==> design/flow/design.v <==
`timescale 1ns/1ns
module IF (
    input           clk,rst,sel,
    input   [31:0]  Shift_address,
    output  [31:0]  PC,
    output  [31:0]  PC_out);
    wire [31:0] PC1;
    assign PC_out = PC + 32'd1;
    mux2_1 mux (PC_out, Shift_address,sel,PC1);
    D_32 d1(PC1,PC,clk,rst);
endmodule
module IF_ID (
    input   [31:0]  in1,in2,
    input           clk,rst,flush,
    output  [31:0]  out1,out2);
    reg [31:0] instr;
    D_32 d1(in1,out1,clk,rst);
    always @ (posedge clk or posedge rst)
    begin
    if(rst==1)
    instr<=32'hFC000000;
    else if(flush)
    instr<=32'hFC000000;
    else
    instr<=in2;
    end
    assign out2 = instr;
endmodule
module ID (
    input       [31:0]  in1,WriteData,
    input               clk,rst,RegWrite,
    input       [4:0]   Destination,
    output      [31:0]  Data1,Data2,
    output      [31:0]  extend,
    output      [4:0]   Rd,Rs,Rt);
    assign extend = {{16{in1[15]}}, in1[15:0]};
    assign Rd = in1[15:11];
    assign Rs = in1[25:21];
    assign Rt = in1[20:16];
    RegFile File (clk,rst,RegWrite,in1[25:21],in1[20:16],Destination,WriteData,Data1,Data2);
endmodule
module control( Instruction, WB,MEM,EX);
    input [31:0] Instruction;
    output       MEM,WB;
    output [3:0] EX;
    reg     [1:0]   ALUOp;
    reg             ALUSrc,Branch,RegWrite,RegDst;
    always @(*) begin
        case(Instruction[31:26])
            6'b000000: begin
                ALUOp = 2'b10;
                ALUSrc = 0;
                Branch = 0;
                RegWrite = 1;
                RegDst = 1;
            end
            6'b000100: begin
                ALUOp = 2'b01;
                ALUSrc = 0;
                Branch = 1;
                RegWrite = 0;
                RegDst = 0;
            end
            6'b001000: begin
                ALUOp = 2'b00;
                ALUSrc = 1;
                Branch = 0;
                RegWrite = 1;
                RegDst = 0;
            end
            default: begin
                ALUOp = 2'b00;
                ALUSrc = 0;
                Branch = 0;
                RegWrite = 0;
                RegDst = 0;
            end
        endcase
    end
    assign WB = RegWrite;
    assign MEM = Branch;
    assign EX = {RegDst,ALUOp,ALUSrc};
endmodule
module RegFile(
    input           clk,reset,RegWrite,
    input   [4:0]   ReadReg1,ReadReg2,WriteReg,
    input   [31:0]  WriteData,
    output  [31:0]  ReadData1,ReadData2);
    wire [31:0] r[31:0];
    wire [31:0] enable;
    wire [31:0] out1,out2;
    genvar i;
    decoder d(WriteReg,enable);
    generate
    for(i=0;i<32;i=i+1) begin : regs
    dff_reg f(clk,reset,RegWrite & enable[i],WriteData,r[i]);
    end
    endgenerate
    assign out1 = r[ReadReg1];
    assign out2 = r[ReadReg2];
    assign ReadData1 = (RegWrite && WriteReg == ReadReg1) ? WriteData : out1;
    assign ReadData2 = (RegWrite && WriteReg == ReadReg2) ? WriteData : out2;
endmodule
module ID_EX (
    input   [31:0]  in1, in2, in3, in4,
    input   [4:0]   in5,in6,in7,
    input   [3:0]   ex_in,
    input           clk,rst,flush,mem_in,wb_in,
    output  [4:0]   Rd,Rs,Rt,
    output  [31:0]  A,B,Address,extend,
    output          mem_out,wb_out,ALUSrc,RegDst,
    output  [1:0]   ALUOp);
    D_32 d1(in1,A,clk,rst);
    D_32 d2(in2,B,clk,rst);
    D_32 d3(in3,Address,clk,rst);
    D_32 d4(in4,extend,clk,rst);
    D_5 d5(in5,Rd,clk,rst);
    D_5 d6(in6,Rs,clk,rst);
    D_5 d7(in7,Rt,clk,rst);
    d_ff     ff1     (.clk(clk),.rst(rst),.d(wb_in & ~flush),.q(wb_out));
    d_ff     ff3     (.clk(clk),.rst(rst),.d(mem_in & ~flush),.q(mem_out));
    d_ff     ff6     (.clk(clk),.rst(rst),.d(ex_in[0]),.q(ALUSrc));
    d_ff     ff8     (.clk(clk),.rst(rst),.d(ex_in[1]),.q(ALUOp[0]));
    d_ff     ff9     (.clk(clk),.rst(rst),.d(ex_in[2]),.q(ALUOp[1]));
    d_ff     ff10    (.clk(clk),.rst(rst),.d(ex_in[3]),.q(RegDst));
endmodule
module EX(
    input   [31:0]  pc,extended,reg1,reg2,data,wbdata,
    input           ALUSrc,RegDst,
    input   [1:0]   ALUOp,
    input   [4:0]   Rd,Rt,
    input   [1:0]   A,B,
    output  [31:0]  pc_in,alu_result,
    output  [4:0]   dst,
    output          zero);
    wire [31:0] ALUIn1,ALUIn2,ALUIn2_temp;
    wire op0,op1,op2;
    bit32ADD pc_add      (.in1(pc),.in2(extended<<2),.out(pc_in));
    mux2_1   mux_alu     (.in1(ALUIn2_temp),.in2(extended),.sel(ALUSrc),.out(ALUIn2));
    mux3_1   mux_alu_2   (.in1(reg2),.in2(data),.in3(wbdata),.sel(B),.out(ALUIn2_temp));
    mux3_1   mux_alu_1   (.in1(reg1),.in2(data),.in3(wbdata),.sel(A),.out(ALUIn1));
    MyALU    alu         (.in1(ALUIn1),.in2(ALUIn2),.op({op0|op2,op1}),.alu_result(alu_result),.zero(zero));
    ALU_ctrl ctrl        (.func(extended[5:0]),.alu_op0(ALUOp[0]),.alu_op1(ALUOp[1]),.op({op2,op1,op0}));
    assign dst = RegDst ? Rd : Rt;
endmodule
module MyALU(
    input [31:0] in1,in2,
    input [1:0] op,
    output [31:0] alu_result,
    output zero);
    wire [31:0] and_wire, or_wire, add_wire, sub_wire;
    bit32AND  and_op    (.in1(in1),.in2(in2),.out(and_wire));
    bit32OR   or_op     (.in1(in1),.in2(in2),.out(or_wire));
    bit32ADD  add_op    (.in1(in1),.in2(in2),.out(add_wire));
    bit32SUB  sub_op    (.in1(in1),.in2(in2),.out(sub_wire));
    bit32_4to1mux mux (.in1(and_wire),.in2(add_wire),.in3(or_wire),.in4(sub_wire),.sel(op),.out(alu_result));
    assign zero = (alu_result == 32'b0);
endmodule
module ALU_ctrl (func,alu_op0,alu_op1,op);
    input alu_op0,alu_op1;
    input [5:0] func;
    output [2:0] op;
    assign op[0] = (~alu_op1 & alu_op0) | (alu_op1 & func[1]);
    assign op[1] = (~func[2]) | (~alu_op1);
    assign op[2] = (func[1] & alu_op1) | alu_op0;
endmodule
module EX_MEM(
    input   [31:0]  pc_in,alu_result_in,
    input   [4:0]   dstreg_in,
    input           zero_in,clk,rst,flush,wb_in,mem_in,
    output  [31:0]  pc_out,alu_result_out,
    output  [4:0]   dstreg_out,
    output          zero_out,mem_out,wb_out);
    D_32   pc_reg              (.in(pc_in),.clk(clk),.rst(rst),.out(pc_out));
    D_32   alu_result_reg      (.in(alu_result_in),.clk(clk),.rst(rst),.out(alu_result_out));
    D_5    dstreg_reg          (.in(dstreg_in),.clk(clk),.rst(rst),.out(dstreg_out));
    d_ff   zero_reg            (.d(zero_in),.clk(clk),.rst(rst),.q(zero_out));
    d_ff   RegWrite_reg        (.d(wb_in & ~flush),.clk(clk),.rst(rst),.q(wb_out));
    d_ff   branch_reg          (.d(mem_in & ~flush),.clk(clk),.rst(rst),.q(mem_out));
endmodule
module MEM(
    input           branch,zero,
    output          PCSrc);
    and     g1          (PCSrc,branch,zero);
endmodule
module MEM_WB(
    input   [31:0]  alu_result_in,
    input   [4:0]   dstreg_in,
    input           clk,rst,wb_in,
    output  [31:0]  alu_result_out,
    output  [4:0]   dstreg_out,
    output          RegWrite);
    D_32   alu_result  (.in(alu_result_in),.clk(clk),.rst(rst),.out(alu_result_out));
    D_5    dstreg_reg  (.in(dstreg_in),.clk(clk),.rst(rst),.out(dstreg_out));
    d_ff   wb_reg      (.d(wb_in),.clk(clk),.rst(rst),.q(RegWrite));
endmodule
module WB(
    input   [31:0]  alu_result,
    output  [31:0]  write_data);
    assign write_data = alu_result;
endmodule
module hazard(input [4:0] Rs,Rt,Rd_mem,Rd_wb,
    input wb_mem,wb_wb,
    output reg [1:0] A,B);
    always @(*) begin
        if (wb_mem && Rs == Rd_mem)     A = 2'd1;
        else if (wb_wb && Rs == Rd_wb)  A = 2'd2;
        else                            A = 2'd0;
        if (wb_mem && Rt == Rd_mem)     B = 2'd1;
        else if (wb_wb && Rt == Rd_wb)  B = 2'd2;
        else                            B = 2'd0;
    end
endmodule
module mux2_1(in1,in2,sel,out);
    input [31:0] in1,in2;
    input sel;
    output reg [31:0]out;
    always @*
    begin
    case (sel)
    1'b0: out=in1;
    1'b1: out=in2;
    endcase
    end
endmodule
module mux3_1(in1,in2,in3,sel,out);
    input [31:0] in1,in2,in3;
    input [1:0] sel;
    output reg [31:0]out;
    always @*
    begin
    case (sel)
    2'd1: out=in2;
    2'd2: out=in3;
    default: out=in1;
    endcase
    end
endmodule
module bit32_4to1mux(
    output [31:0] out,
    input [31:0] in1,in2,in3,in4,
    input [1:0] sel);
    wire [31:0] out1,out2;
    mux2_1 mux1(.out(out1),.sel(sel[0]),.in1(in1),.in2(in2));
    mux2_1 mux2(.out(out2),.sel(sel[0]),.in1(in3),.in2(in4));
    mux2_1 mux3(.out(out),.sel(sel[1]),.in1(out1),.in2(out2));
endmodule
module bit32AND (
    output [31:0] out,
    input [31:0] in1,in2);
    assign {out}=in1 & in2;
endmodule
module bit32OR (
    output [31:0] out,
    input [31:0] in1,in2);
    assign {out}=in1 | in2;
endmodule
module bit32ADD (
    output [31:0] out,
    input [31:0] in1,in2);
    assign {out}=in1 + in2;
endmodule
module bit32SUB (
    output [31:0] out,
    input [31:0] in1,in2);
    assign {out}=in1 + (~in2) + 1;
endmodule
module d_ff(
    input d,clk,rst,
    output reg q);
    always @(posedge clk or posedge rst) begin
        if(rst)
            q <= 1'b0;
        else
            q <= d;
    end
endmodule
module D_32(in,out,clk,rst);
    input[31:0] in;
    input clk,rst;
    output reg [31:0] out;
    always @ (posedge clk or posedge rst)
    begin
    if(rst==1)
    out<=0;
    else
    out<=in;
    end
endmodule
module dff_reg(clk,rst,en,D,Q);
    input [31:0] D;
    input clk,rst,en;
    output reg [31:0]Q;
    always @(posedge clk or posedge rst)
    begin
    if(rst==1)
    Q<=32'd0;
    else if(en)
    Q<=D;
    end
endmodule
module D_5(in,out,clk,rst);
    input[4:0] in;
    input clk,rst;
    output reg [4:0] out;
    always @ (posedge clk or posedge rst)
    begin
    if(rst==1)
    out<=0;
    else
    out<=in;
    end
endmodule
module decoder(in,out);
    input [4:0] in;
    output [31:0] out;
    assign out = 32'd1 << in;
endmodule
module mips_top (
    input           clk,
    input           rst,
    output  [31:0]  imem_addr,
    input   [31:0]  imem_data,
    output          wb_en,
    output  [4:0]   wb_reg,
    output  [31:0]  wb_data);
    wire            flush;
    wire            PCSrc,RegWrite,ALUSrc,RegDst,zero_EXOut,zero_MEMIn,branch;
    wire    [1:0]   ALUOp;
    wire    [3:0]   EX_ctrl;
    wire            MEM_ctrl,MEM_ctrl1;
    wire            WB_ctrl,WB_ctrl1,WB_ctrl2;
    wire    [31:0]  Shift_address,WriteData;
    wire    [31:0]  Rs_IDOut,Rt_IDOut,Rs_EXIn,Rt_EXIn;
    wire    [31:0]  extended_IDOut,extended_EXIn;
    wire    [31:0]  instr_IDIn;
    wire    [31:0]  PC_IFOut,PC_IDIn,PC_EXIn,PC_EXOut;
    wire    [31:0]  ALUResult_EXOut,ALUResult_MEMIn,ALUResult_WBIn;
    wire    [1:0]   a,b;
    wire    [4:0]   WriteReg,Rs_out,Rt_out,Rd_addr_IDOut,Rs_Addr_ID_out,Rt_Addr_ID_out,Rd_addr_EXIn,Dst_EXOut,Rd_addr_MEMIn;
    IF      fetch   (.clk(clk),.rst(rst),.sel(PCSrc),.Shift_address(Shift_address),.PC_out(PC_IFOut),.PC(imem_addr));
    IF_ID   if_id   (.clk(clk),.rst(rst),.flush(flush),.in1(PC_IFOut),.in2(imem_data),.out1(PC_IDIn),.out2(instr_IDIn));
    ID      decode  (.clk(clk),.rst(rst),.in1(instr_IDIn),.WriteData(WriteData),.RegWrite(RegWrite),
                     .Destination(WriteReg),.Data1(Rs_IDOut),.Data2(Rt_IDOut),.extend(extended_IDOut),
                     .Rd(Rd_addr_IDOut),.Rs(Rs_out),.Rt(Rt_out));
    control ctrl    (.Instruction(instr_IDIn),.EX(EX_ctrl),.MEM(MEM_ctrl),.WB(WB_ctrl));
    ID_EX   id_ex   (.clk(clk),.rst(rst),.flush(flush),.in1(Rs_IDOut),.in2(Rt_IDOut),.in3(PC_IDIn),.in4(extended_IDOut),
                     .in5(Rd_addr_IDOut),.in6(Rs_out),.in7(Rt_out),.ex_in(EX_ctrl),.mem_in(MEM_ctrl),.wb_in(WB_ctrl),
                     .Rd(Rd_addr_EXIn),.A(Rs_EXIn),.B(Rt_EXIn),.Address(PC_EXIn),.extend(extended_EXIn),
                     .wb_out(WB_ctrl1),.mem_out(MEM_ctrl1),.ALUSrc(ALUSrc),.RegDst(RegDst),.ALUOp(ALUOp),
                     .Rs(Rs_Addr_ID_out),.Rt(Rt_Addr_ID_out));
    EX      execute (.pc(PC_EXIn),.extended(extended_EXIn),.reg1(Rs_EXIn),.reg2(Rt_EXIn),.ALUSrc(ALUSrc),.RegDst(RegDst),
                     .ALUOp(ALUOp),.Rd(Rd_addr_EXIn),.Rt(Rt_Addr_ID_out),.dst(Dst_EXOut),
                     .pc_in(PC_EXOut),.alu_result(ALUResult_EXOut),.zero(zero_EXOut),
                     .data(ALUResult_MEMIn),.wbdata(WriteData),.A(a),.B(b));
    EX_MEM  ex_mem  (.clk(clk),.rst(rst),.flush(flush),.pc_in(PC_EXOut),.alu_result_in(ALUResult_EXOut),.dstreg_in(Dst_EXOut),
                     .zero_in(zero_EXOut),.wb_in(WB_ctrl1),.mem_in(MEM_ctrl1),.pc_out(Shift_address),
                     .alu_result_out(ALUResult_MEMIn),.dstreg_out(Rd_addr_MEMIn),.zero_out(zero_MEMIn),.mem_out(branch),
                     .wb_out(WB_ctrl2));
    MEM     mem     (.PCSrc(PCSrc),.branch(branch),.zero(zero_MEMIn));
    MEM_WB  mem_wb  (.clk(clk),.rst(rst),.alu_result_in(ALUResult_MEMIn),.dstreg_in(Rd_addr_MEMIn),.wb_in(WB_ctrl2),
                     .alu_result_out(ALUResult_WBIn),.dstreg_out(WriteReg),.RegWrite(RegWrite));
    WB      WriteBack (.alu_result(ALUResult_WBIn),.write_data(WriteData));
    hazard  hz      (.Rs(Rs_Addr_ID_out),.Rt(Rt_Addr_ID_out),.Rd_mem(Rd_addr_MEMIn),.Rd_wb(WriteReg),
                     .wb_mem(WB_ctrl2),.wb_wb(RegWrite),.A(a),.B(b));
    assign flush = PCSrc;
    assign wb_en   = RegWrite;
    assign wb_reg  = WriteReg;
    assign wb_data = WriteData;
endmodule
==> design/flow/run.sh <==
#!/bin/bash
# the make line also repeats each setting of config.mk as NAME=value (left out here)
make -C /OpenROAD-flow-scripts/flow DESIGN_CONFIG=/design/flow/config.mk WORK_HOME=/design/flow/orfs CLKGATE_MAP_FILE= finish
==> design/flow/config.mk <==
export PLATFORM = sky130hd
export DESIGN_NAME = mips_top
export DESIGN_NICKNAME = mips_top
export VERILOG_FILES = /design/flow/design.v
export SDC_FILE = /design/flow/constraint.sdc
export NUM_CORES = 4
export LEC_CHECK = 0
export ABC_AREA = 1
export CAP_MARGIN = 20
export CELL_PAD_IN_SITES_DETAIL_PLACEMENT = 2
export CELL_PAD_IN_SITES_GLOBAL_PLACEMENT = 0
export CORE_MARGIN = 10
export CORE_UTILIZATION = 40
export CTS_CLUSTER_DIAMETER = 176
export CTS_CLUSTER_SIZE = 82
export GPL_ROUTABILITY_DRIVEN = 0
export GPL_TIMING_DRIVEN = 0
export MAX_ROUTING_LAYER = met4
export MIN_ROUTING_LAYER = met2
export PLACE_DENSITY_LB_ADDON = 0.04
export SLEW_MARGIN = 15
==> design/flow/constraint.sdc <==
create_clock -name core_clock -period 8.0 [get_ports {clk}]
set_input_delay 1.6000 -clock core_clock [delete_from_list [all_inputs] [get_ports {clk}]]
set_output_delay 1.6000 -clock core_clock [all_outputs]
set_load 0.01 [all_outputs]
==> tab_implementation.tex, run 1 <==
% Generated from flow reports
\begin{tabular}{lr}
\hline
Metric & Value \\
\hline
\multicolumn{2}{l}{\textbf{Placed design}} \\
HPWL after DPL & between 300 and 400 mm \\
Total of buffers placed on input and output ports & around 100 \\
Number of placed instances with taps included & 11300 \\
\multicolumn{2}{l}{\textbf{Die}} \\
Die Y-Extent & roughly 440 µm \\
\# rows & 153 \\
Boundary pin count & 104 \\
Initial cell density of the core & 0.403 \\
Area of the die & approximately 0.19 mm² \\
Area inside the core boundary & $\sim$0.17 mm² \\
Die x size & $\sim$440 µm \\
\multicolumn{2}{l}{\textbf{Synth}} \\
Register share after synthesis & 0.486 \\
Most numerous cell in the Yosys netlist & nand2\_1 \\
Post-synthesis xor/xnor area fraction & 0.00821 \\
Post-synth top area share & 0.484 \\
Most area-hungry cell type in the Yosys netlist & dfrtp\_1 \\
Largest cells by area & dfrtp\_1 48\%, nand2\_1 12\%, o21ai\_0 9.3\% \\
Number of enable flip-flop cells & 0 \\
Synth unique cells & roughly 62 \\
Nets in the synthesized netlist & approximately 9000 \\
Flip-flop and latch count after synthesis & between 1000 and 1500 \\
Cell types with the highest counts after synthesis & 2262 x nand2\_1, 1352 x dfrtp\_1, 1300 x o21ai\_0 \\
Post-synth ARST share & 1.00 \\
Count of mapped cells out of synthesis & between 8000 and 9000 \\
Post-Syn Area & between 0.06 and 0.07 mm² \\
Simple share & 0.191 \\
Dominant kind of combinational cell & AND-OR/OR-AND gates \\
Yosys synthesis chip area & 0.0700 mm² \\
Avg Inst Size Synth & about 7.9 µm² \\
Yosys warning tally & 10 \\
Share of synthesized cell area in and-or and or-and compound cells & 0.201 \\
Post-synthesis cell count from yosys & around 8800 \\
Multiplexer share of the synthesized area & 0 \\
Most common flop cell mapped by yosys & dfrtp\_1 \\
Post-Synth Adder-Cell Area & 0.0231 \\
\multicolumn{2}{l}{\textbf{Clock network}} \\
Cell resize tally after clock tree synthesis & 0 \\
CTS H-Tree Depth & 1 \\
Cts hold-fix bufs & 0 \\
Number of buffers inserted by post-CTS setup repair & 0 \\
\# clock sinks & 1358 \\
Number of buffers on the longest clock path & 3 \\
Root Buffer Master & clkbuf\_16 \\
Num CTS Buffers & 29 \\
\multicolumn{2}{l}{\textbf{Global routing}} \\
Total gr overflow & slightly below 8000 \\
Total global-route track usage & 0.945 \\
\multicolumn{2}{l}{\textbf{Outcome}} \\
Status & aborted with a tool error \\
First logged error message & [ERROR GRT-0116] Global routing finished with congestion. Check the congestion regions in the DRC Viewer. \\
Stopping stage & global routing (5\_1\_grt) \\
\hline
\end{tabular}
per-stage QoR:
| step | setup slack (ns) | instance area, µm² | total power, mW |
|---|---|---|---|
| after floorplan | -12.38 | 70000 | 8.14 |
| after global placement | -21.67 | 73900 | 8.84 |
| after detailed placement | 0.762 | 75300 | 8.94 |
| after CTS | 0.622 | 76600 | 12.2 |
routing by layer:
metal / track usage / overflow
met5: - / -
met4: 0.775 / 779
met3: 1.07 / 5376
met2: 0.927 / 1562
met1: - / -
==> run 2: changes to the inputs <==
Settings changed: ABC_AREA 1 to unset, CELL_PAD_IN_SITES_DETAIL_PLACEMENT 2 to unset, CELL_PAD_IN_SITES_GLOBAL_PLACEMENT 0 to 1, CORE_ASPECT_RATIO set to 1.55, CORE_MARGIN 10 to 4, CORE_UTILIZATION 40 to 57, CTS_CLUSTER_DIAMETER 176 to unset, CTS_CLUSTER_SIZE 82 to 76, GPL_ROUTABILITY_DRIVEN 0 to 1, GPL_TIMING_DRIVEN 0 to unset, MIN_ROUTING_LAYER met2 to met1, PLACE_DENSITY_LB_ADDON 0.04 to 0.24, SLEW_MARGIN 15 to 20, TNS_END_PERCENT set to 20.
Clock period 8.0 ns to 4.19 ns, I/O delays scaled along.
==> run 2 against run 1 <==
Against the previous run:
- now fails the layout checks on negative setup slack
- synthesized cell count decreased by 34%
- synthesized area fell by 2.7%
- die size shrank 35%
==> tab_implementation.tex, run 2 <==
% Auto-generated results table
\begin{tabular}{lr}
\hline
Metric & Value \\
\hline
\multicolumn{2}{l}{\textbf{Outcome}} \\
Status & finished with violations \\
List of failed layout checks & negative setup slack \\
\multicolumn{2}{l}{\textbf{Timing}} \\
Final total negative setup slack & -9.98 ns \\
Time the worst path needs with I/O delays and setup & about 5.4 ns \\
Hold violation total from the final report & 0 \\
Worst-case setup margin in the final layout & -1.20 ns \\
Slew Limit Fails & 0 \\
Period Utilization, post-route & 1.29 \\
Relative max-transition margin & 0.105 \\
Worst Tran Pin Value & approximately 1.3 ns \\
Worst hold slack after final layout & about 0.35 ns \\
F\_max & between 150 and 200 MHz \\
Final setup violation count & 18 \\
Skew final & 0.0269 ns \\
Setup repair after global routing missed its margin & yes \\
\multicolumn{2}{l}{\textbf{Synth}} \\
Yosys synthesis chip area & between 0.06 and 0.07 mm² \\
Most area-hungry cell type in the Yosys netlist & dfrtp\_1 \\
Post-synthesis xor/xnor area fraction & 0.0139 \\
Cell types with the highest counts after synthesis & 1352 x dfrtp\_1, 1061 x mux2\_2, 448 x clkbuf\_1 \\
Avg Inst Size Synth & around 12 µm² \\
Post-synth top area share & 0.497 \\
Yosys warning tally & 10 \\
Share of synthesized cell area in and-or and or-and compound cells & 0.178 \\
Nets in the synthesized netlist & approximately 6000 \\
Register share after synthesis & 0.499 \\
Simple share & 0.0618 \\
Most common flop cell mapped by yosys & dfrtp\_1 \\
Flip-flop and latch count after synthesis & approximately 1400 \\
Multiplexer share of the synthesized area & 0.186 \\
Largest cells by area & dfrtp\_1 50\%, mux2\_2 18\%, a221oi\_1 4.2\% \\
Post-Synth Adder-Cell Area & 0.0237 \\
Number of enable flip-flop cells & 0 \\
Post-Syn Area & slightly below 0.07 mm² \\
Synth unique cells & $\sim$100 \\
Dominant kind of combinational cell & multiplexers \\
Most numerous cell in the Yosys netlist & dfrtp\_1 \\
Count of mapped cells out of synthesis & slightly below 6000 \\
Post-synth ARST share & 1.00 \\
Post-synthesis cell count from yosys & about 5800 \\
\multicolumn{2}{l}{\textbf{Die}} \\
Initial cell density of the core & 0.575 \\
Die Y-Extent & $\sim$440 µm \\
Area inside the core boundary & about 0.12 mm² \\
Boundary pin count & around 100 \\
\# rows & 157 \\
Die x size & 286 µm \\
Area of the die & between 0.1 and 0.15 mm² \\
\multicolumn{2}{l}{\textbf{Clock network}} \\
Insertion Delay late pin & 0.80 ns \\
Cts hold-fix bufs & 0 \\
CTS tree & yes \\
Num CTS Buffers & $\sim$130 \\
Root Buffer Master & clkbuf\_16 \\
\# clock sinks & 1358 \\
CTS H-Tree Depth & 4 \\
Post-CTS clock slew at the launch and capture registers of the worst setup and hold paths & roughly 0.060 ns \\
Number of buffers on the longest clock path & 3 \\
\multicolumn{2}{l}{\textbf{Layout}} \\
Summed area of non-filler cells in the final layout & roughly 0.081 mm² \\
Cell Count, Final, Fillers Out & between 7000 and 8000 \\
Nets@finish & between 6000 and 7000 \\
Share of the core filled with cells in the final layout & 0.685 \\
Area growth syn-to-layout & 19.1\% \\
\multicolumn{2}{l}{\textbf{Pwr}} \\
Maximum ir drop on the vdd rail & about 0.45 mV \\
Pint & 21.6 mW \\
Relative contribution of the clock network to total power & 0.435 \\
Power consumed by combinational cells & approximately 2.7 mW \\
Dominant power group & sequential cells \\
Power consumed by the clock network & 12.6 mW \\
Power dissipated by switching net loads & 7.48 mW \\
Power per cell area & between 300 and 400 mW/mm² \\
Combinational share of power & 0.092 \\
Net switching fraction of the power & 0.257 \\
Static power due to leakage & 37.9 nW \\
Reported sequential group power & $\sim$14 mW \\
Sequential cell fraction of total power & 0.473 \\
\multicolumn{2}{l}{\textbf{Worst setup path}} \\
Worst setup path class & reg2reg \\
Longest individual stage delay on the worst path & 0.47 ns \\
Crit-path leading delay family & simple AND/OR/NAND/NOR gates \\
Data arrival at the endpoint of the critical path & roughly 6 ns \\
Worst setup path endpoint & ex\_mem.zero\_reg.q\$\_DFF\_PP0\_ \\
Cell with the biggest individual delay on the critical path & or4\_4 \\
Worst path depth & 25 \\
Required time worst endpoint & around 4.9 ns \\
Buffer and inverter count on the worst path & 6 \\
Largest fanout of any net on the critical path & 9 \\
Element type at the critical path end & register \\
Start point of the critical path & mem\_wb.dstreg\_reg.out[2]\$\_DFF\_PP0\_ \\
Cell repeated most along the worst path & buf\_12 \\
Worst flop-to-flop path endpoint & ex\_mem.zero\_reg.q\$\_DFF\_PP0\_ \\
Type of origin of the critical path & register \\
Reg-to-Reg Start & mem\_wb.dstreg\_reg.out[2]\$\_DFF\_PP0\_ \\
R2R cell count & 25 \\
Reg2reg setup slack & -1.20 ns \\
\multicolumn{2}{l}{\textbf{Global routing}} \\
Total gr overflow & 0 \\
Number of antenna violations at the first check in global routing & 13 \\
First-pass GRT wire length & between 400 and 500 mm \\
Pin count of the biggest net entering global routing & 147 \\
Via count of the first global-routing pass & between 50000 and 60000 \\
Total global-route track usage & 0.507 \\
\multicolumn{2}{l}{\textbf{Run}} \\
Max-Cap Viols & 0 \\
Number of warnings the tools reported & 95 \\
\multicolumn{2}{l}{\textbf{Drt}} \\
Number of DRC markers in iteration 0 & 9511 \\
Post-route DRC violation count & 0 \\
Routed wire length & 313 mm \\
Number of detailed-route iterations in the first pass & 9 \\
Via count & approximately 60000 \\
Mean routed wirelength per cell & between 30 and 40 µm \\
Detail-routed via count per cell & 7.60 \\
Post-route antenna net violation count & 0 \\
\multicolumn{2}{l}{\textbf{Min path}} \\
HP Start & if\_id.instr[11]\$\_DFF\_PP0\_ \\
Depth of the worst hold-timing path & 0 \\
Destination of the worst hold path & id\_ex.d4.out[11]\$\_DFF\_PP0\_ \\
Path category of the worst min-delay check & reg2reg \\
\multicolumn{2}{l}{\textbf{Placed design}} \\
Gpl congestion & between 1 and 1.5 \\
Number of placed instances with taps included & 7591 \\
Standard cell area after detailed placement & $\sim$0.075 mm² \\
Total of buffers placed on input and output ports & 103 \\
HPWL after DPL & between 150 and 200 mm \\
\hline
\end{tabular}
run 2: cell type report:
cell class / count / area (µm²)
Antenna cell: 23 / 57.6
Clock buffer: 198 / 4000
Clock inverter: 41 / 519
Fill cell: 9017 / 37300
Inverter: 121 / 458
Multi-Input combinational cell: 3786 / 33000
Sequential cell: 1358 / 34000
Tap cell: 1590 / 1990
Timing Repair Buffer: 769 / 7080
run 2: per-layer routing:
layer,part of all wire,up-vias,wire (µm),global-route usage
met2,0.42,5260,130000,0.706
li1,-,22900,-,-
met1,0.32,29400,99300,0.549
met5,0,-,0,-
met4,0.12,0,37500,0.443
met3,0.15,2424,45700,0.219
run 2: repair_timing:
item / 4_1_cts / 5_1_grt
resized: 135 / 50
cloned: 1 / 0
setup buffers: 21 / 10
endpoints found under the setup margin: 21 / 22
pin swaps: 59 / 27
run 2: per-stage QoR:
stage | worst slack (ns) | power [mW]
2_1_floorplan | -15.43 | 15.3
3_3_place_gp | -1.62 | 16.5
3_5_place_dp | -1.65 | 16.5
4_1_cts | -1.33 | 29.0
5_1_grt | -1.47 | 29.8
6_report | -1.20 | 29.1
==> run 3: changes to the inputs <==
Settings changed: CAP_MARGIN 20 to 40, CELL_PAD_IN_SITES_GLOBAL_PLACEMENT 1 to 0, CORE_ASPECT_RATIO 1.55 to 1.34, CORE_MARGIN 4 to 2, CORE_UTILIZATION 57 to 66, CTS_CLUSTER_DIAMETER set to 380, CTS_CLUSTER_SIZE 76 to 20, GPL_ROUTABILITY_DRIVEN 1 to unset, MAX_ROUTING_LAYER met4 to unset, MIN_ROUTING_LAYER met1 to unset, PLACE_DENSITY_LB_ADDON 0.24 to unset, SETUP_SLACK_MARGIN set to -0.28, TNS_END_PERCENT 20 to 85.
Clock period 4.19 ns to 5.15 ns, I/O delays scaled along.
==> run 3 against run 2 <==
Against the previous run:
- the layout still fails its checks (negative setup slack)
- critical path depth down 3
- clock skew up 0.017 ns
- critical endpoint unchanged
- critical path type unchanged
- sequential share of layout area is 2.2 points higher
- register-to-register slack better by 0.92 ns
- via count is 0.93% higher
==> tab_implementation.tex, run 3 <==
% Auto-generated results table
\begin{tabular}{lr}
\hline
Metric & Value \\
\hline
\multicolumn{2}{l}{\textbf{Worst setup path}} \\
Worst setup path endpoint & ex\_mem.zero\_reg.q\$\_DFF\_PP0\_ \\
Element type at the critical path end & register \\
Longest individual stage delay on the worst path & between 0.4 and 0.5 ns \\
Cell with the biggest individual delay on the critical path & or4\_1 \\
Worst flop-to-flop path endpoint & ex\_mem.zero\_reg.q\$\_DFF\_PP0\_ \\
R2R cell count & 22 \\
Worst setup path class & reg2reg \\
Worst path depth & 22 \\
Crit-path leading delay family & simple AND/OR/NAND/NOR gates \\
Data arrival at the endpoint of the critical path & around 6.1 ns \\
Buffer and inverter count on the worst path & 4 \\
Reg2reg setup slack & -0.27 ns \\
Reg-to-Reg Start & mem\_wb.dstreg\_reg.out[1]\$\_DFF\_PP0\_ \\
Required time worst endpoint & between 5 and 6 ns \\
Type of origin of the critical path & register \\
Start point of the critical path & mem\_wb.dstreg\_reg.out[1]\$\_DFF\_PP0\_ \\
Crit path cell chain & buf\_4 > xor2\_1 > nor4\_1 > and3\_2 > buf\_4 > buf\_12 > mux2i\_1 > o21ai\_1 > ha\_1 > buf\_4 > o21ai\_1 > nor2\_1 > a2111o\_1 > or4\_1 > o21a\_1 > a31oi\_2 > nor3b\_2 > nor4\_1 > o2bb2ai\_1 > a221o\_1 > nand4bb\_1 > nor4\_2 \\
Cell repeated most along the worst path & buf\_4 \\
Largest fanout of any net on the critical path & 8 \\
\multicolumn{2}{l}{\textbf{Clock network}} \\
Insertion Delay late pin & around 0.78 ns \\
Number of buffers on the longest clock path & 3 \\
Post-CTS clock slew at the launch and capture registers of the worst setup and hold paths & about 0.09 ns \\
CTS tree & yes \\
Num CTS Buffers & slightly below 80 \\
Cts hold-fix bufs & 0 \\
Root Buffer Master & clkbuf\_16 \\
CTS H-Tree Depth & 3 \\
\# clock sinks & around 1400 \\
\multicolumn{2}{l}{\textbf{Synth}} \\
Nets in the synthesized netlist & a little under 6000 \\
Post-synthesis xor/xnor area fraction & 0.0139 \\
Flip-flop and latch count after synthesis & roughly 1400 \\
Simple share & 0.0618 \\
Avg Inst Size Synth & about 12 µm² \\
Share of synthesized cell area in and-or and or-and compound cells & 0.178 \\
Register share after synthesis & 0.499 \\
Dominant kind of combinational cell & multiplexers \\
Most numerous cell in the Yosys netlist & dfrtp\_1 \\
Post-Synth Adder-Cell Area & 0.0237 \\
Yosys warning tally & 10 \\
Post-synth ARST share & 1.00 \\
Multiplexer share of the synthesized area & 0.186 \\
Cell types with the highest counts after synthesis & 1352 x dfrtp\_1, 1061 x mux2\_2, 448 x clkbuf\_1 \\
Synth unique cells & about 100 \\
Most common flop cell mapped by yosys & dfrtp\_1 \\
Post-synthesis cell count from yosys & between 5000 and 6000 \\
Yosys synthesis chip area & about 0.068 mm² \\
Count of mapped cells out of synthesis & between 5000 and 6000 \\
Post-Syn Area & 0.0681 mm² \\
Number of enable flip-flop cells & 0 \\
Most area-hungry cell type in the Yosys netlist & dfrtp\_1 \\
Largest cells by area & dfrtp\_1 50\%, mux2\_2 18\%, a221oi\_1 4.2\% \\
Post-synth top area share & 0.497 \\
\multicolumn{2}{l}{\textbf{Min path}} \\
Depth of the worst hold-timing path & 0 \\
Path category of the worst min-delay check & reg2reg \\
HP Start & if\_id.instr[6]\$\_DFF\_PP0\_ \\
Destination of the worst hold path & id\_ex.d4.out[6]\$\_DFF\_PP0\_ \\
\multicolumn{2}{l}{\textbf{Timing}} \\
Final setup violation count & 2 \\
Slew Limit Fails & 0 \\
Skew final & around 0.044 ns \\
Worst-case setup margin in the final layout & -0.273 ns \\
Final total negative setup slack & -0.322 ns \\
F\_max & 184 MHz \\
Setup repair after global routing missed its margin & yes \\
Time the worst path needs with I/O delays and setup & between 5 and 6 ns \\
Worst Tran Pin Value & between 1 and 1.5 ns \\
Relative max-transition margin & 0.245 \\
Period Utilization, post-route & 1.05 \\
Hold violation total from the final report & 0 \\
Worst hold slack after final layout & approximately 0.35 ns \\
\multicolumn{2}{l}{\textbf{Pwr}} \\
Sequential cell fraction of total power & 0.565 \\
Pint & 14.5 mW \\
Maximum ir drop on the vdd rail & between 0.3 and 0.4 mV \\
Reported sequential group power & $\sim$11 mW \\
Power consumed by the clock network & roughly 6.5 mW \\
Combinational share of power & 0.106 \\
Relative contribution of the clock network to total power & 0.328 \\
Power consumed by combinational cells & 2.10 mW \\
Net switching fraction of the power & 0.270 \\
Dominant power group & sequential cells \\
Tot Pwr & approximately 20 mW \\
Power dissipated by switching net loads & approximately 5.4 mW \\
Power per cell area & between 200 and 300 mW/mm² \\
Static power due to leakage & about 36 nW \\
\multicolumn{2}{l}{\textbf{Layout}} \\
Nets@finish & between 6000 and 7000 \\
Share of the core filled with cells in the final layout & 0.752 \\
Cell Count, Final, Fillers Out & between 7000 and 8000 \\
Fillers & 6954 \\
Summed area of non-filler cells in the final layout & 0.0770 mm² \\
Area growth syn-to-layout & 13.1\% \\
\multicolumn{2}{l}{\textbf{Placed design}} \\
Total of buffers placed on input and output ports & about 100 \\
Gpl congestion & between 1 and 1.5 \\
Standard cell area after detailed placement & roughly 0.074 mm² \\
Setup Slack @ Placement & -0.652 ns \\
HPWL after DPL & roughly 190 mm \\
Number of placed instances with taps included & roughly 7200 \\
\multicolumn{2}{l}{\textbf{Drt}} \\
Via count & 60500 \\
Number of detailed-route iterations in the first pass & 15 \\
Met3 WL & $\sim$55 mm \\
Post-route DRC violation count & 0 \\
Routed wire length & 307 mm \\
M1 WL & $\sim$96 mm \\
Post-route antenna net violation count & 0 \\
Top Layer Used & met5 \\
Mean routed wirelength per cell & roughly 42 µm \\
Number of DRC markers in iteration 0 & around 11000 \\
Met2 WL & 117 mm \\
Detail-routed via count per cell & roughly 8 \\
\multicolumn{2}{l}{\textbf{Die}} \\
Area inside the core boundary & between 0.1 and 0.15 mm² \\
\# rows & between 100 and 150 \\
Boundary pin count & about 100 \\
Area of the die & between 0.1 and 0.15 mm² \\
Initial cell density of the core & 0.665 \\
Die Y-Extent & around 380 µm \\
Die x size & 281 µm \\
\multicolumn{2}{l}{\textbf{Global routing}} \\
Total global-route track usage & 0.585 \\
First-pass GRT wire length & around 430 mm \\
Via count of the first global-routing pass & $\sim$60000 \\
Number of antenna violations at the first check in global routing & 27 \\
Pin count of the biggest net entering global routing & between 150 and 200 \\
Total gr overflow & 0 \\
\multicolumn{2}{l}{\textbf{Run}} \\
Number of warnings the tools reported & between 100 and 150 \\
Max-Cap Viols & 0 \\
\multicolumn{2}{l}{\textbf{Outcome}} \\
List of failed layout checks & negative setup slack \\
Status & finished with violations \\
\hline
\end{tabular}
-- run 3: what timing repair did --
item | CTS | global route
endpoints found under the setup margin | 2 | 4
setup buffers | 4 | 0
resized | 31 | 28
pin swaps | 15 | 6
gates cloned | 0 | 0
-- run 3: cell type report --
type                       count  area [µm²]  share of cell area
sequential                  1358       34000               0.441
multi-input combinational   3786       32500               0.422
timing repair buffer         619        6230              0.0809
clock buffer                  87        1970              0.0256
tap                         1380        1730              0.0224
inverter                     121         458             0.00595
clock inverter                 7         103             0.00133
antenna                       25        62.6            0.000812
-- run 3: per-layer routing --
metal	vias to the layer above	GRT usage
li1	22400	-
met1	29400	0.652
met2	5990	0.757
met3	2710	0.381
met4	56	0.484
met5	-	0.126
==> run 4: changes to the inputs <==
Settings changed: CAP_MARGIN 40 to 20, CELL_PAD_IN_SITES_GLOBAL_PLACEMENT 0 to unset, CORE_ASPECT_RATIO 1.34 to unset, CORE_UTILIZATION 66 to 40, CTS_CLUSTER_DIAMETER 380 to unset, CTS_CLUSTER_SIZE 20 to unset, PLACE_DENSITY set to 0.6, SETUP_SLACK_MARGIN -0.28 to 0.7, TNS_END_PERCENT 85 to unset.
Clock period 5.15 ns to 6.77 ns, I/O delays scaled along.
==> run 4 against run 3 <==
Against the previous run:
- non-clock buffer count down 311
- combinational power shrank 31%
- clock-buffer cell count grew 115
- critical path depth is 1 lower
- sequential power decreased by 24%
- sequential cell count stayed put
- synthesized cell count is the same
- global-route usage fell by 24 points
- critical path type unchanged
- cell count rose by 9.3%
- the run now finishes clean
==> tab_implementation.tex, run 4 <==
% Auto-generated results table
\begin{tabular}{lr}
\hline
Metric & Value \\
\hline
\multicolumn{2}{l}{\textbf{Outcome}} \\
Status & no timing/DRC/antenna violations \\
\multicolumn{2}{l}{\textbf{Worst setup path}} \\
Element type at the critical path end & register \\
Worst setup path endpoint & ex\_mem.zero\_reg.q\$\_DFF\_PP0\_ \\
Worst setup path class & reg2reg \\
Largest fanout of any net on the critical path & 30 \\
Buffer and inverter count on the worst path & 2 \\
Reg2reg setup slack & between 1 and 1.5 ns \\
Cell with the biggest individual delay on the critical path & or4\_1 \\
Crit-path leading delay family & simple AND/OR/NAND/NOR gates \\
Cell repeated most along the worst path & nor4\_2 \\
Crit path cell chain & buf\_4 > xor2\_1 > nor4\_1 > and3\_2 > buf\_12 > mux2i\_1 > a211oi\_1 > a21oi\_1 > ha\_2 > nor2b\_4 > or2\_4 > a2111o\_1 > o211a\_1 > or3\_1 > o31ai\_1 > xnor2\_1 > o21ai\_0 > or4\_1 > nor4\_2 > nand4b\_1 > nor4\_2 \\
Worst flop-to-flop path endpoint & ex\_mem.zero\_reg.q\$\_DFF\_PP0\_ \\
Type of origin of the critical path & register \\
Required time worst endpoint & 7.47 ns \\
Reg-to-Reg Start & mem\_wb.dstreg\_reg.out[4]\$\_DFF\_PP0\_ \\
R2R cell count & 21 \\
Start point of the critical path & mem\_wb.dstreg\_reg.out[4]\$\_DFF\_PP0\_ \\
Worst path depth & 21 \\
Data arrival at the endpoint of the critical path & roughly 6.5 ns \\
Longest individual stage delay on the worst path & 0.54 ns \\
\multicolumn{2}{l}{\textbf{Synth}} \\
Most area-hungry cell type in the Yosys netlist & dfrtp\_1 \\
Avg Inst Size Synth & $\sim$12 µm² \\
Post-synth top area share & 0.497 \\
Share of synthesized cell area in and-or and or-and compound cells & 0.178 \\
Dominant kind of combinational cell & multiplexers \\
Yosys synthesis chip area & 0.0681 mm² \\
Nets in the synthesized netlist & between 5000 and 6000 \\
Largest cells by area & dfrtp\_1 50\%, mux2\_2 18\%, a221oi\_1 4.2\% \\
Simple share & 0.0618 \\
Post-Synth Adder-Cell Area & 0.0237 \\
Flip-flop and latch count after synthesis & 1358 \\
Number of enable flip-flop cells & 0 \\
Post-synth ARST share & 1.00 \\
Post-synthesis xor/xnor area fraction & 0.0139 \\
Post-synthesis cell count from yosys & between 5000 and 6000 \\
Yosys warning tally & 10 \\
Most common flop cell mapped by yosys & dfrtp\_1 \\
Most numerous cell in the Yosys netlist & dfrtp\_1 \\
Count of mapped cells out of synthesis & around 5800 \\
Synth unique cells & around 100 \\
Post-Syn Area & between 0.06 and 0.07 mm² \\
Cell types with the highest counts after synthesis & 1352 x dfrtp\_1, 1061 x mux2\_2, 448 x clkbuf\_1 \\
Multiplexer share of the synthesized area & 0.186 \\
Register share after synthesis & 0.499 \\
\multicolumn{2}{l}{\textbf{Placed design}} \\
Total of buffers placed on input and output ports & 103 \\
Gpl congestion & about 0.95 \\
HPWL after DPL & between 150 and 200 mm \\
Number of placed instances with taps included & between 7000 and 8000 \\
\multicolumn{2}{l}{\textbf{Drt}} \\
Routed wire length & 310 mm \\
Detail-routed via count per cell & between 7 and 8 \\
Number of DRC markers in iteration 0 & between 9000 and 10000 \\
Met2 WL & 125 mm \\
Number of detailed-route iterations in the first pass & 7 \\
M1 WL & roughly 110 mm \\
Via count & around 57000 \\
Mean routed wirelength per cell & approximately 38 µm \\
Post-route antenna net violation count & 0 \\
Post-route DRC violation count & 0 \\
Met3 WL & 43.7 mm \\
Top Layer Used & met5 \\
\multicolumn{2}{l}{\textbf{Clock network}} \\
Insertion Delay late pin & 0.83 ns \\
CTS tree & yes \\
Number of buffers on the longest clock path & 3 \\
Post-CTS clock slew at the launch and capture registers of the worst setup and hold paths & approximately 0.060 ns \\
Root Buffer Master & clkbuf\_16 \\
CTS H-Tree Depth & 4 \\
\# clock sinks & approximately 1400 \\
Cts hold-fix bufs & 0 \\
Num CTS Buffers & between 100 and 150 \\
\multicolumn{2}{l}{\textbf{Min path}} \\
Path category of the worst min-delay check & reg2reg \\
HP Start & if\_id.d1.out[21]\$\_DFF\_PP0\_ \\
Depth of the worst hold-timing path & 0 \\
Destination of the worst hold path & id\_ex.d3.out[21]\$\_DFF\_PP0\_ \\
\multicolumn{2}{l}{\textbf{Pwr}} \\
Dominant power group & clock \\
Power consumed by the clock network & about 8.5 mW \\
Static power due to leakage & between 30 and 40 nW \\
Sequential cell fraction of total power & 0.461 \\
Tot Pwr & between 15 and 20 mW \\
Relative contribution of the clock network to total power & 0.461 \\
Net switching fraction of the power & 0.259 \\
Power dissipated by switching net loads & around 4.8 mW \\
Maximum ir drop on the vdd rail & between 0.2 and 0.25 mV \\
Power per cell area & approximately 240 mW/mm² \\
Combinational share of power & 0.078 \\
Pint & between 10 and 15 mW \\
Reported sequential group power & $\sim$8.5 mW \\
Power consumed by combinational cells & about 1.4 mW \\
\multicolumn{2}{l}{\textbf{Timing}} \\
Time the worst path needs with I/O delays and setup & between 5 and 6 ns \\
Skew final & 0.0396 ns \\
Period Utilization, post-route & 0.849 \\
Worst Tran Pin Value & about 1.3 ns \\
F\_max & 174 MHz \\
Hold violation total from the final report & 0 \\
Slew Limit Fails & 0 \\
Relative max-transition margin & 0.153 \\
Final setup violation count & 0 \\
Final total negative setup slack & 0 ns \\
Setup repair after global routing missed its margin & no \\
\multicolumn{2}{l}{\textbf{Die}} \\
Area inside the core boundary & about 0.17 mm² \\
Die Y-Extent & 417 µm \\
Die x size & between 400 and 500 µm \\
Initial cell density of the core & 0.402 \\
Area of the die & 0.174 mm² \\
Boundary pin count & 104 \\
\# rows & 151 \\
\multicolumn{2}{l}{\textbf{Global routing}} \\
Total global-route track usage & 0.349 \\
Total gr overflow & 0 \\
Number of antenna violations at the first check in global routing & 21 \\
Pin count of the biggest net entering global routing & roughly 190 \\
Via count of the first global-routing pass & $\sim$55000 \\
First-pass GRT wire length & roughly 430 mm \\
\multicolumn{2}{l}{\textbf{Run}} \\
Max-Cap Viols & 0 \\
Number of warnings the tools reported & 111 \\
\multicolumn{2}{l}{\textbf{Layout}} \\
Area growth syn-to-layout & 13.9\% \\
Nets@finish & slightly below 6000 \\
Cell Count, Final, Fillers Out & a little over 8000 \\
Fillers & between 15000 and 20000 \\
Share of the core filled with cells in the final layout & 0.458 \\
\hline
\end{tabular}
run 4: stage by stage:
step	hold WS (ns)	area [µm²]	setup WS (ns)
after global placement	0.332	72300	0.619
after global routing	0.347	77500	0.677
after detailed placement	0.335	72300	0.662
after CTS	0.344	77300	0.716
final	0.341	77500	1.02
after floorplan	0.331	68100	-13.36
run 4: what timing repair did:
item,in CTS,in global routing
pin swaps,0,1
endpoints found under the setup margin,1,3
setup buffers,0,0
gates resized,1,32
run 4: final cells by class:
class                           count  area (µm²)  share of cell area
Clock inverter                     63         752             0.00970
Clock buffer                      202        4270              0.0551
Sequential cell                  1358       34000               0.438
Tap cell                         2218        2780              0.0358
Antenna cell                       11        27.5            0.000355
Multi-Input combinational cell   3786       32400               0.418
Inverter                          121         458             0.00591
Timing Repair Buffer              308        2860              0.0369
run 4: per-layer routing:
metal,vias to the layer above,track usage
met5,-,0.00639
met4,26,0.227
met3,1674,0.141
met2,4715,0.492
met1,28600,0.440
li1,22000,-
==> run 5: changes to the inputs <==
Settings changed: SETUP_SLACK_MARGIN 0.7 to unset.
==> run 5 against run 4 <==
Against the previous run:
- hold slack barely moved
- combinational power barely moved
- via count rose by 0.57%
- cell count barely moved
- sequential share of layout area rose by 0.069 points
- largest cell class unchanged
- setup slack got worse by 0.43 ns
- synthesized area did not move
- critical path depth fell by 1
- first-iteration DRC count rose by 2.2%
- sequential cell count did not move
- clock-buffer cell count did not move
- non-clock buffer count did not move
==> tab_implementation.tex, run 5 <==
% Auto-generated results table
\begin{tabular}{lr}
\hline
Metric & Value \\
\hline
\multicolumn{2}{l}{\textbf{Clock network}} \\
Insertion Delay late pin & 0.83 ns \\
Post-CTS clock slew at the launch and capture registers of the worst setup and hold paths & $\sim$0.06 ns \\
Number of buffers on the longest clock path & 3 \\
Cts hold-fix bufs & 0 \\
Number of buffers inserted by post-CTS setup repair & 0 \\
Cell resize tally after clock tree synthesis & 0 \\
CTS tree & yes \\
CTS H-Tree Depth & 4 \\
\# clock sinks & approximately 1400 \\
Num CTS Buffers & $\sim$150 \\
Root Buffer Master & clkbuf\_16 \\
\multicolumn{2}{l}{\textbf{Pwr}} \\
Relative contribution of the clock network to total power & 0.461 \\
Reported sequential group power & 8.52 mW \\
Combinational share of power & 0.078 \\
Sequential cell fraction of total power & 0.461 \\
Power dissipated by switching net loads & roughly 4.8 mW \\
Pint & approximately 14 mW \\
Power per cell area & roughly 240 mW/mm² \\
Static power due to leakage & $\sim$36 nW \\
Dominant power group & sequential cells \\
Net switching fraction of the power & 0.258 \\
Power consumed by combinational cells & 1.44 mW \\
Power consumed by the clock network & 8.52 mW \\
Maximum ir drop on the vdd rail & 0.244 mV \\
\multicolumn{2}{l}{\textbf{Drt}} \\
Routed wire length & slightly above 300 mm \\
Post-route DRC violation count & 0 \\
Detail-routed via count per cell & a little over 7 \\
Number of detailed-route iterations in the first pass & 10 \\
Mean routed wirelength per cell & $\sim$38 µm \\
Post-route antenna net violation count & 0 \\
Number of DRC markers in iteration 0 & 9758 \\
Via count & about 57000 \\
\multicolumn{2}{l}{\textbf{Run}} \\
Number of warnings the tools reported & around 130 \\
Max-Cap Viols & 0 \\
\multicolumn{2}{l}{\textbf{Synth}} \\
Multiplexer share of the synthesized area & 0.186 \\
Largest cells by area & dfrtp\_1 50\%, mux2\_2 18\%, a221oi\_1 4.2\% \\
Avg Inst Size Synth & 11.7 µm² \\
Most area-hungry cell type in the Yosys netlist & dfrtp\_1 \\
Nets in the synthesized netlist & 5970 \\
Cell types with the highest counts after synthesis & 1352 x dfrtp\_1, 1061 x mux2\_2, 448 x clkbuf\_1 \\
Count of mapped cells out of synthesis & between 5000 and 6000 \\
Post-Syn Area & around 0.068 mm² \\
Post-synthesis cell count from yosys & between 5000 and 6000 \\
Number of enable flip-flop cells & 0 \\
Post-Synth Adder-Cell Area & 0.0237 \\
Most numerous cell in the Yosys netlist & dfrtp\_1 \\
Dominant kind of combinational cell & multiplexers \\
Most common flop cell mapped by yosys & dfrtp\_1 \\
Register share after synthesis & 0.499 \\
Synth unique cells & 99 \\
Yosys warning tally & 10 \\
Yosys synthesis chip area & slightly below 0.07 mm² \\
Flip-flop and latch count after synthesis & $\sim$1400 \\
Simple share & 0.0618 \\
Post-synth ARST share & 1.00 \\
Post-synth top area share & 0.497 \\
Share of synthesized cell area in and-or and or-and compound cells & 0.178 \\
Post-synthesis xor/xnor area fraction & 0.0139 \\
\multicolumn{2}{l}{\textbf{Min path}} \\
Destination of the worst hold path & id\_ex.d3.out[21]\$\_DFF\_PP0\_ \\
Depth of the worst hold-timing path & 0 \\
Path category of the worst min-delay check & reg2reg \\
HP Start & if\_id.d1.out[21]\$\_DFF\_PP0\_ \\
\multicolumn{2}{l}{\textbf{Placed design}} \\
HPWL after DPL & between 150 and 200 mm \\
Gpl congestion & $\sim$0.95 \\
Total of buffers placed on input and output ports & roughly 100 \\
\multicolumn{2}{l}{\textbf{Timing}} \\
Slew Limit Fails & 0 \\
Worst Tran Pin Value & 1.27 ns \\
Hold violation total from the final report & 0 \\
Setup repair after global routing missed its margin & no \\
Time the worst path needs with I/O delays and setup & just over 6 ns \\
Final setup violation count & 0 \\
Skew final & 0.0387 ns \\
F\_max & between 150 and 200 MHz \\
Relative max-transition margin & 0.155 \\
Period Utilization, post-route & 0.913 \\
Final total negative setup slack & 0 ns \\
\multicolumn{2}{l}{\textbf{Worst setup path}} \\
Cell with the biggest individual delay on the critical path & a2111oi\_0 \\
Worst setup path class & reg2reg \\
R2R cell count & 20 \\
Longest individual stage delay on the worst path & around 0.65 ns \\
Worst setup path endpoint & ex\_mem.zero\_reg.q\$\_DFF\_PP0\_ \\
Reg2reg setup slack & roughly 0.6 ns \\
Required time worst endpoint & 7.43 ns \\
Worst path depth & 20 \\
Data arrival at the endpoint of the critical path & a little under 7 ns \\
Reg-to-Reg Start & mem\_wb.dstreg\_reg.out[4]\$\_DFF\_PP0\_ \\
Buffer and inverter count on the worst path & 3 \\
Cell repeated most along the worst path & a21oi\_1 \\
Crit-path leading delay family & AND-OR/OR-AND gates \\
Element type at the critical path end & register \\
Start point of the critical path & mem\_wb.dstreg\_reg.out[4]\$\_DFF\_PP0\_ \\
Largest fanout of any net on the critical path & 30 \\
Crit path cell chain & buf\_4 > xor2\_1 > nor4\_1 > and3\_2 > buf\_4 > mux2i\_1 > a211oi\_1 > a21oi\_1 > ha\_1 > inv\_1 > a21oi\_1 > o31ai\_1 > a221oi\_1 > a21oi\_1 > a311oi\_1 > o21ai\_0 > a2111oi\_0 > o22ai\_1 > nand4bb\_1 > nor4\_2 \\
Type of origin of the critical path & register \\
Worst flop-to-flop path endpoint & ex\_mem.zero\_reg.q\$\_DFF\_PP0\_ \\
\multicolumn{2}{l}{\textbf{Die}} \\
Die x size & between 400 and 500 µm \\
Area of the die & $\sim$0.17 mm² \\
Area inside the core boundary & 0.169 mm² \\
Boundary pin count & 104 \\
\# rows & between 150 and 200 \\
Initial cell density of the core & 0.402 \\
Die Y-Extent & 417 µm \\
\multicolumn{2}{l}{\textbf{Global routing}} \\
Total gr overflow & 0 \\
Total global-route track usage & 0.349 \\
Via count of the first global-routing pass & 54800 \\
Pin count of the biggest net entering global routing & 188 \\
First-pass GRT wire length & between 400 and 500 mm \\
Number of antenna violations at the first check in global routing & 21 \\
\multicolumn{2}{l}{\textbf{Layout}} \\
Fillers & about 15000 \\
Nets@finish & 5883 \\
Share of the core filled with cells in the final layout & 0.457 \\
Footprint of the multi-input gates & 0.0323 mm² \\
Combined flip-flop and latch cell area & approximately 0.034 mm² \\
Area growth syn-to-layout & 13.7\% \\
\multicolumn{2}{l}{\textbf{Outcome}} \\
Status & no timing/DRC/antenna violations \\
\hline
\end{tabular}
[run 5: metal layers]
layer  global-route usage  wire length (µm)
met1                0.440            114000
met4                0.227             26700
met3                0.141             43200
met5              0.00639               314
met2                0.492            126000
[run 5: metrics by stage]
step	hold slack (ns)	instances	setup WS [ns]	cell area [µm²]	power, mW
floorplan	0.331	5808	-13.36	68100	9.45
global placement	0.332	7789	0.619	72300	10.0
detailed placement	0.335	7790	0.662	72300	10.0
CTS	0.344	8055	0.599	77300	18.5
global route	0.347	8058	0.201	77400	18.9
finish	0.341	8073	0.587	77400	18.5
[run 5: layout make-up]
cell class,count,share of cell area
antenna,17,0.000550
clock buffer,202,0.0552
clock inverter,63,0.00971
inverter,121,0.00592
multi-input combinational,3786,0.417
sequential,1358,0.439
tap,2218,0.0359
timing repair buffer,308,0.0365
==> run 6: changes to the inputs <==
Settings changed: CORE_UTILIZATION 40 to 37.
Clock period 6.77 ns to 9.2 ns, I/O delays scaled along.
==> run 6 against run 5 <==
Against the previous run:
- still clean
- cell count is 2.5% higher
- combinational power fell by 28%
- first-iteration DRC count fell by 4.6%
- hold slack worse by 0.0087 ns
- sequential share of layout area grew 0.12 points
- clock skew is 0.0060 ns higher
- via count fell by 0.35%
- register-to-register slack improved by 1.4 ns
- total power down 27%
- sequential cell count is the same
- fmax shrank 15%
- largest cell class unchanged
- largest power group unchanged
- highest routed layer unchanged
==> tab_implementation.tex, run 6 <==
% Auto-generated results table
\begin{tabular}{lr}
\hline
Metric & Value \\
\hline
\multicolumn{2}{l}{\textbf{Synth}} \\
Flip-flop and latch count after synthesis & between 1000 and 1500 \\
Cell types with the highest counts after synthesis & 1352 x dfrtp\_1, 1061 x mux2\_2, 448 x clkbuf\_1 \\
Post-Syn Area & between 0.06 and 0.07 mm² \\
Share of synthesized cell area in and-or and or-and compound cells & 0.178 \\
Most area-hungry cell type in the Yosys netlist & dfrtp\_1 \\
Post-synth top area share & 0.497 \\
Number of enable flip-flop cells & 0 \\
Post-synth ARST share & 1.00 \\
Largest cells by area & dfrtp\_1 50\%, mux2\_2 18\%, a221oi\_1 4.2\% \\
Yosys warning tally & 10 \\
Most common flop cell mapped by yosys & dfrtp\_1 \\
Avg Inst Size Synth & around 12 µm² \\
Most numerous cell in the Yosys netlist & dfrtp\_1 \\
Multiplexer share of the synthesized area & 0.186 \\
Count of mapped cells out of synthesis & 5808 \\
Post-synthesis xor/xnor area fraction & 0.0139 \\
Post-Synth Adder-Cell Area & 0.0237 \\
Synth unique cells & slightly below 100 \\
Register share after synthesis & 0.499 \\
Yosys synthesis chip area & slightly below 0.07 mm² \\
Nets in the synthesized netlist & 5970 \\
Post-synthesis cell count from yosys & a little under 6000 \\
Simple share & 0.0618 \\
Dominant kind of combinational cell & multiplexers \\
\multicolumn{2}{l}{\textbf{Drt}} \\
Detail-routed via count per cell & roughly 6.9 \\
Mean routed wirelength per cell & 37.4 µm \\
Met3 WL & around 46 mm \\
Routed wire length & about 310 mm \\
Post-route DRC violation count & 0 \\
Post-route antenna net violation count & 0 \\
M1 WL & roughly 110 mm \\
Number of DRC markers in iteration 0 & between 9000 and 10000 \\
Via count & roughly 57000 \\
Met2 WL & about 120 mm \\
Number of detailed-route iterations in the first pass & 9 \\
Top Layer Used & met5 \\
\multicolumn{2}{l}{\textbf{Worst setup path}} \\
Worst setup path class & reg2reg \\
Data arrival at the endpoint of the critical path & $\sim$7.9 ns \\
Crit-path leading delay family & AND-OR/OR-AND gates \\
Required time worst endpoint & 9.87 ns \\
R2R cell count & 19 \\
Crit path cell chain & xor2\_1 > nor4\_1 > and3\_2 > mux2i\_1 > o21ai\_0 > inv\_1 > ha\_1 > ha\_1 > or2\_1 > a311oi\_2 > nor4b\_4 > o21ai\_0 > a21oi\_1 > a311oi\_1 > o21ai\_0 > a2111oi\_0 > o22ai\_1 > nand4bb\_1 > nor4\_2 \\
Cell with the biggest individual delay on the critical path & and3\_2 \\
Start point of the critical path & mem\_wb.dstreg\_reg.out[3]\$\_DFF\_PP0\_ \\
Reg2reg setup slack & $\sim$1.9 ns \\
Type of origin of the critical path & register \\
Worst path depth & 19 \\
Worst flop-to-flop path endpoint & ex\_mem.zero\_reg.q\$\_DFF\_PP0\_ \\
Worst setup path endpoint & ex\_mem.zero\_reg.q\$\_DFF\_PP0\_ \\
Largest fanout of any net on the critical path & 32 \\
Reg-to-Reg Start & mem\_wb.dstreg\_reg.out[3]\$\_DFF\_PP0\_ \\
Cell repeated most along the worst path & o21ai\_0 \\
Buffer and inverter count on the worst path & 1 \\
Longest individual stage delay on the worst path & just over 0.9 ns \\
Element type at the critical path end & register \\
\multicolumn{2}{l}{\textbf{Pwr}} \\
Net switching fraction of the power & 0.259 \\
Tot Pwr & around 13 mW \\
Reported sequential group power & $\sim$6.3 mW \\
Relative contribution of the clock network to total power & 0.457 \\
Maximum ir drop on the vdd rail & around 0.13 mV \\
Power consumed by the clock network & 6.16 mW \\
Dominant power group & sequential cells \\
Combinational share of power & 0.077 \\
Power dissipated by switching net loads & 3.49 mW \\
Static power due to leakage & about 35 nW \\
Pint & 9.99 mW \\
Sequential cell fraction of total power & 0.466 \\
Power per cell area & between 150 and 200 mW/mm² \\
Power consumed by combinational cells & 1.03 mW \\
\multicolumn{2}{l}{\textbf{Layout}} \\
Nets@finish & approximately 5800 \\
Summed area of non-filler cells in the final layout & approximately 0.077 mm² \\
Fillers & around 17000 \\
Area growth syn-to-layout & 13.4\% \\
\multicolumn{2}{l}{\textbf{Min path}} \\
Destination of the worst hold path & id\_ex.d3.out[27]\$\_DFF\_PP0\_ \\
Path category of the worst min-delay check & reg2reg \\
Depth of the worst hold-timing path & 0 \\
HP Start & if\_id.d1.out[27]\$\_DFF\_PP0\_ \\
\multicolumn{2}{l}{\textbf{Die}} \\
Initial cell density of the core & 0.372 \\
Die x size & 433 µm \\
\# rows & roughly 160 \\
Area of the die & roughly 0.19 mm² \\
Area inside the core boundary & about 0.18 mm² \\
Die Y-Extent & 433 µm \\
Boundary pin count & approximately 100 \\
\multicolumn{2}{l}{\textbf{Timing}} \\
Setup repair after global routing missed its margin & no \\
Final total negative setup slack & 0 ns \\
Skew final & roughly 0.045 ns \\
Final setup violation count & 0 \\
Hold violation total from the final report & 0 \\
Time the worst path needs with I/O delays and setup & about 7.3 ns \\
Period Utilization, post-route & 0.789 \\
Slew Limit Fails & 0 \\
Relative max-transition margin & 0.0891 \\
Worst Tran Pin Value & $\sim$1.4 ns \\
F\_max & 138 MHz \\
\multicolumn{2}{l}{\textbf{Global routing}} \\
Pin count of the biggest net entering global routing & between 150 and 200 \\
Via count of the first global-routing pass & $\sim$55000 \\
Total global-route track usage & 0.323 \\
Number of antenna violations at the first check in global routing & 20 \\
First-pass GRT wire length & around 430 mm \\
Total gr overflow & 0 \\
\multicolumn{2}{l}{\textbf{Clock network}} \\
Num CTS Buffers & between 100 and 150 \\
CTS H-Tree Depth & 4 \\
CTS tree & yes \\
Number of buffers inserted by post-CTS setup repair & 0 \\
Number of buffers on the longest clock path & 3 \\
Cts hold-fix bufs & 0 \\
Root Buffer Master & clkbuf\_16 \\
\# clock sinks & $\sim$1400 \\
Post-CTS clock slew at the launch and capture registers of the worst setup and hold paths & about 0.070 ns \\
Cell resize tally after clock tree synthesis & 0 \\
Insertion Delay late pin & 0.83 ns \\
\multicolumn{2}{l}{\textbf{Placed design}} \\
Total of buffers placed on input and output ports & about 100 \\
Gpl congestion & between 0.9 and 1 \\
HPWL after DPL & $\sim$170 mm \\
Standard cell area after detailed placement & 0.0722 mm² \\
\multicolumn{2}{l}{\textbf{Run}} \\
Max-Cap Viols & 0 \\
Number of warnings the tools reported & about 120 \\
\multicolumn{2}{l}{\textbf{Outcome}} \\
Status & no timing/DRC/antenna violations \\
\hline
\end{tabular}
==> run 6: per-layer routing <==
| metal | global-route usage | vias to the layer above |
|---|---|---|
| met3 | 0.143 | 1660 |
| met5 | 0.00468 | - |
| met2 | 0.449 | 4863 |
| met1 | 0.404 | 28700 |
| met4 | 0.209 | 38 |
| li1 | - | 21900 |
==> run 6: final cells by class <==
| class | count | area, µm² | share of cell area |
|---|---|---|---|
| clock buffers | 198 | 4150 | 0.0537 |
| well taps | 2464 | 3080 | 0.0399 |
| repair buffers | 276 | 2440 | 0.0316 |
| diodes | 12 | 30.0 | 0.000389 |
| clock inverters | 58 | 754 | 0.00977 |
| multi-input cells | 3786 | 32300 | 0.418 |
| inverters | 121 | 458 | 0.00593 |
| flip-flops and latches | 1358 | 34000 | 0.440 |
==> run 6: stage by stage <==
stage               setup WS, ns  cells   util  hold slack (ns)
floorplan                 -11.42   5808      -            0.331
detailed placement          2.20   8003  0.395            0.335
finish                      1.94   8273  0.422            0.333
CTS                         2.17   8259  0.422            0.335
global route                1.48   8262  0.422            0.349
global placement            2.33   8003  0.395            0.332
Power is estimated from default activity; no workload was simulated.
